==> lagoon: inputs <==
Design ALU, start of the top module:
module ALU(
  input         clock,
                reset,
                io_flush_valid,
                io_FU_input_valid,
  input  [6:0]  io_FU_input_bits_decoded_instruction_PRD,
  input         io_FU_input_bits_decoded_instruction_RD_valid,
  input  [20:0] io_FU_input_bits_decoded_instruction_IMM,
  input  [2:0]  io_FU_input_bits_decoded_instruction_FUNCT3,
  input  [1:0]  io_FU_input_bits_decoded_instruction_packet_index,
  input  [5:0]  io_FU_input_bits_decoded_instruction_ROB_index,
  input  [3:0]  io_FU_input_bits_decoded_instruction_MOB_index,
  input  [4:0]  io_FU_input_bits_decoded_instruction_instructionType,
  input         io_FU_input_bits_decoded_instruction_needs_ALU,
                io_FU_input_bits_decoded_instruction_needs_branch_unit,
                io_FU_input_bits_decoded_instruction_SUBTRACT,
                io_FU_input_bits_decoded_instruction_MULTIPLY,
                io_FU_input_bits_decoded_instruction_FENCE,
                io_FU_input_bits_decoded_instruction_IS_IMM,
  input  [31:0] io_FU_input_bits_RS1_data,
                io_FU_input_bits_RS2_data,
                io_FU_input_bits_fetch_PC,
  output        io_FU_output_valid,
  output [6:0]  io_FU_output_bits_PRD,
  output [31:0] io_FU_output_bits_RD_data,
  output        io_FU_output_bits_RD_valid,
  output [31:0] io_FU_output_bits_fetch_PC,
  output [3:0]  io_FU_output_bits_MOB_index,
  output [5:0]  io_FU_output_bits_ROB_index,
  output [1:0]  io_FU_output_bits_fetch_packet_index
);
  wire [31:0] RS1_signed = io_FU_input_bits_RS1_data;
  wire [31:0] RS1_unsigned = io_FU_input_bits_RS1_data;
  wire [31:0] instruction_PC =
    io_FU_input_bits_fetch_PC
    + {28'h0, io_FU_input_bits_decoded_instruction_packet_index, 2'h0};
  reg  [31:0] arithmetic_result;
  wire [31:0] IMM_signed =
    {{19{io_FU_input_bits_decoded_instruction_IMM[12]}},
     io_FU_input_bits_decoded_instruction_IMM[12:0]};
  wire [31:0] operand2_unsigned =
    io_FU_input_bits_decoded_instruction_IS_IMM ? IMM_signed : io_FU_input_bits_RS2_data;
  wire [4:0]  shamt = operand2_unsigned[4:0];
  ...
make LEC_CHECK=0 CAP_MARGIN=20 CORE_MARGIN=2 CORE_UTILIZATION=43 CTS_CLUSTER_SIZE=84 GPL_ROUTABILITY_DRIVEN=0 GPL_TIMING_DRIVEN=1 MIN_ROUTING_LAYER=met1 PLACE_DENSITY_LB_ADDON=0.01 SETUP_SLACK_MARGIN=-0.07 SLEW_MARGIN=15 TNS_END_PERCENT=35 finish   # period 7.71 ns
run.sh (not shown) runs the stock make flow with config.mk's settings and CLKGATE_MAP_FILE=.
==> inputs of pepper, as changes to lagoon <==
Settings changed: CORE_UTILIZATION 43 to 40, CTS_CLUSTER_SIZE 84 to default, GPL_ROUTABILITY_DRIVEN 0 to default, GPL_TIMING_DRIVEN 1 to default, MIN_ROUTING_LAYER met1 to default, PLACE_DENSITY_LB_ADDON 0.01 to default, SETUP_SLACK_MARGIN -0.07 to default, SLEW_MARGIN 15 to 20, TNS_END_PERCENT 35 to default.
==> flow/constraint.sdc (replaced) <==
create_clock -name core_clock -period 5.5 [get_ports {clock}]
set_input_delay 1.1000 -clock core_clock [delete_from_list [all_inputs] [get_ports {clock}]]
set_output_delay 1.1000 -clock core_clock [all_outputs]
set_load 0.01 [all_outputs]
==> inputs of cedar, as changes to lagoon <==
Settings changed: ABC_AREA from default to 1, CORE_UTILIZATION 43 to 71, CTS_CLUSTER_DIAMETER from default to 242, CTS_CLUSTER_SIZE 84 to 39, GPL_ROUTABILITY_DRIVEN 0 to 1, MAX_ROUTING_LAYER from default to met4.
==> flow/constraint.sdc (replaced) <==
create_clock -name core_clock -period 8.46 [get_ports {clock}]
set_input_delay 1.6920 -clock core_clock [delete_from_list [all_inputs] [get_ports {clock}]]
set_output_delay 1.6920 -clock core_clock [all_outputs]
set_load 0.01 [all_outputs]
==> inputs of harbor, as changes to lagoon <==
Settings changed: CORE_UTILIZATION 43 to 58, CTS_CLUSTER_SIZE 84 to 52, GPL_ROUTABILITY_DRIVEN 0 to default, GPL_TIMING_DRIVEN 1 to default, MIN_ROUTING_LAYER met1 to default, PLACE_DENSITY_LB_ADDON 0.01 to default, SETUP_SLACK_MARGIN -0.07 to -0.33, SLEW_MARGIN 15 to 20, TNS_END_PERCENT 35 to default.
==> flow/constraint.sdc (replaced) <==
create_clock -name core_clock -period 3.96 [get_ports {clock}]
set_input_delay 0.7920 -clock core_clock [delete_from_list [all_inputs] [get_ports {clock}]]
set_output_delay 0.7920 -clock core_clock [all_outputs]
set_load 0.01 [all_outputs]
==> summary of the runs <==
harbor aborted during 5_1_grt. lagoon produced a clean layout. cedar died in 3_3_place_gp. pepper passed the timing, DRC and antenna checks.
Against pepper, the final cell count of lagoon is lower by 6.1%.
In pepper the sequential power is larger than in lagoon, by about 40%.
The highest die area belongs to pepper, the lowest to cedar.
Against pepper, the cell area of lagoon is smaller by 4.7%.
Worst hold slack: pepper is lower than lagoon (450 ps).
Synthesized area: cedar is higher than harbor (8.5%).
Sequential cell count is the same in lagoon and pepper.
Against cedar, the synthesized cell count of harbor is smaller by about 30%.
Against pepper, the critical path depth of lagoon is lower by 3.
In lagoon the sequential share of layout area is higher than in pepper, by 0.57 points.
Of pepper and lagoon, pepper has the higher total power (gap 47%, measured against lagoon).

==> run Y <==
Starting RTL as in the previous note.
// ALU
module ALU(
  input         clock,
                reset,
                io_flush_valid,
                io_FU_input_valid,
  input  [6:0]  io_FU_input_bits_decoded_instruction_PRD,
  input         io_FU_input_bits_decoded_instruction_RD_valid,
  input  [20:0] io_FU_input_bits_decoded_instruction_IMM,
  input  [2:0]  io_FU_input_bits_decoded_instruction_FUNCT3,
  input  [1:0]  io_FU_input_bits_decoded_instruction_packet_index,
  input  [5:0]  io_FU_input_bits_decoded_instruction_ROB_index,
  input  [3:0]  io_FU_input_bits_decoded_instruction_MOB_index,
  input  [4:0]  io_FU_input_bits_decoded_instruction_instructionType,
  input         io_FU_input_bits_decoded_instruction_needs_ALU,
                io_FU_input_bits_decoded_instruction_needs_branch_unit,
                io_FU_input_bits_decoded_instruction_SUBTRACT,
                io_FU_input_bits_decoded_instruction_MULTIPLY,
                io_FU_input_bits_decoded_instruction_FENCE,
                io_FU_input_bits_decoded_instruction_IS_IMM,
  input  [31:0] io_FU_input_bits_RS1_data,
                io_FU_input_bits_RS2_data,
                io_FU_input_bits_fetch_PC,
  output        io_FU_output_valid,
  output [6:0]  io_FU_output_bits_PRD,
  output [31:0] io_FU_output_bits_RD_data,
  output        io_FU_output_bits_RD_valid,
  output [31:0] io_FU_output_bits_fetch_PC,
  output [3:0]  io_FU_output_bits_MOB_index,
  output [5:0]  io_FU_output_bits_ROB_index,
  output [1:0]  io_FU_output_bits_fetch_packet_index
);
export LEC_CHECK = 0
export CAP_MARGIN = 0
export CORE_ASPECT_RATIO = 0.9
export CORE_MARGIN = 2
export CORE_UTILIZATION = 43
export CTS_CLUSTER_DIAMETER = 138
export CTS_CLUSTER_SIZE = 84
export GPL_ROUTABILITY_DRIVEN = 1
export GPL_TIMING_DRIVEN = 1
export MAX_ROUTING_LAYER = met4
export MIN_ROUTING_LAYER = met2
export PLACE_DENSITY_LB_ADDON = 0.01
export SETUP_SLACK_MARGIN = -0.07
export SLEW_MARGIN = 15
export TNS_END_PERCENT = 35
create_clock -name core_clock -period 8.65 [get_ports {clock}]
==> inputs of run R, as changes to run Y <==
Settings changed: ABC_AREA from default to 1, CAP_MARGIN 0 to 20, CORE_ASPECT_RATIO 0.9 to default, CORE_UTILIZATION 43 to 44, CTS_CLUSTER_DIAMETER 138 to default, CTS_CLUSTER_SIZE 84 to 95, GPL_ROUTABILITY_DRIVEN 1 to default, GPL_TIMING_DRIVEN 1 to default, MAX_ROUTING_LAYER met4 to default, MIN_ROUTING_LAYER met2 to default, PLACE_DENSITY_LB_ADDON 0.01 to default, SETUP_SLACK_MARGIN -0.07 to default, SLEW_MARGIN 15 to 20.
==> flow/constraint.sdc (replaced) <==
create_clock -name core_clock -period 3.07 [get_ports {clock}]
set_input_delay 0.6140 -clock core_clock [delete_from_list [all_inputs] [get_ports {clock}]]
set_output_delay 0.6140 -clock core_clock [all_outputs]
set_load 0.01 [all_outputs]
==> inputs of run X, as changes to run Y <==
Settings changed: CAP_MARGIN 0 to 20, CORE_ASPECT_RATIO 0.9 to default, CORE_UTILIZATION 43 to 58, CTS_CLUSTER_DIAMETER 138 to default, CTS_CLUSTER_SIZE 84 to default, GPL_ROUTABILITY_DRIVEN 1 to default, GPL_TIMING_DRIVEN 1 to default, HOLD_SLACK_MARGIN from default to -0.08, MAX_ROUTING_LAYER met4 to default, MIN_ROUTING_LAYER met2 to default, PLACE_DENSITY_LB_ADDON 0.01 to default, SETUP_SLACK_MARGIN -0.07 to default, SLEW_MARGIN 15 to 20, TNS_END_PERCENT 35 to 75.
==> flow/constraint.sdc (replaced) <==
create_clock -name core_clock -period 4.7 [get_ports {clock}]
set_input_delay 0.9400 -clock core_clock [delete_from_list [all_inputs] [get_ports {clock}]]
set_output_delay 0.9400 -clock core_clock [all_outputs]
set_load 0.01 [all_outputs]
==> qor.txt <==
Synth Area per Inst -> 7.35 sq um
Status -> aborted with a tool error
Synth Instances -> 1,513
Core Area -> 0.0253 sq mm
Xor/xnor share -> 1.97%
Place WS -> 1.79 ns
Top area contributor share -> 15.3%
FA/HA/MAJ Cells, Area Fraction -> 11.3%
Die extent in y -> 157 um
Top non-seq family -> AND-OR/OR-AND gates
Met3 GRT Util -> 82.4%
Last stage -> global routing
Yosys Instances -> 1,513
Die ar. -> 0.0272 sq mm
Post-Syn Area -> 0.0111 sq mm
CTS-repair resized insts -> 0
Post-DP Area -> 0.0137 sq mm
Cell area leaders -> dfxtp_1 15%, ha_1 11%, mux4_2 6.9%
Err -> [ERROR GRT-0116] Global routing finished with congestion. Check the congestion regions in the DRC Viewer.
That was run Y.
==> qor.txt <==
Cell area leaders -> dfxtp_1 15%, ha_1 11%, mux4_2 6.9%
Status -> timing/DRC/antenna clean
Post-Syn Area -> 0.0111 sq mm
Place WS -> -0.172 ns
Post-DP Area -> 0.0148 sq mm
Synth Area per Inst -> 7.35 sq um
Top non-seq family -> AND-OR/OR-AND gates
Top area contributor share -> 15.3%
Die extent in y -> 143 um
Xor/xnor share -> 1.97%
That was run X.
==> qor.txt <==
Status -> failed layout checks
Top non-seq family -> simple AND/OR/NAND/NOR gates
Setup-failing EPs final -> 3
Fail Reasons -> setup timing
Place WS -> -1.18 ns
Core Area -> 0.0270 sq mm
Yosys Instances -> 2,182
Synth Instances -> 2,182
Die ar. -> 0.0288 sq mm
Worst setup margin -> -0.0808 ns
Die extent in y -> 170 um
That was run R.
Power is estimated from default activity; no workload was simulated.
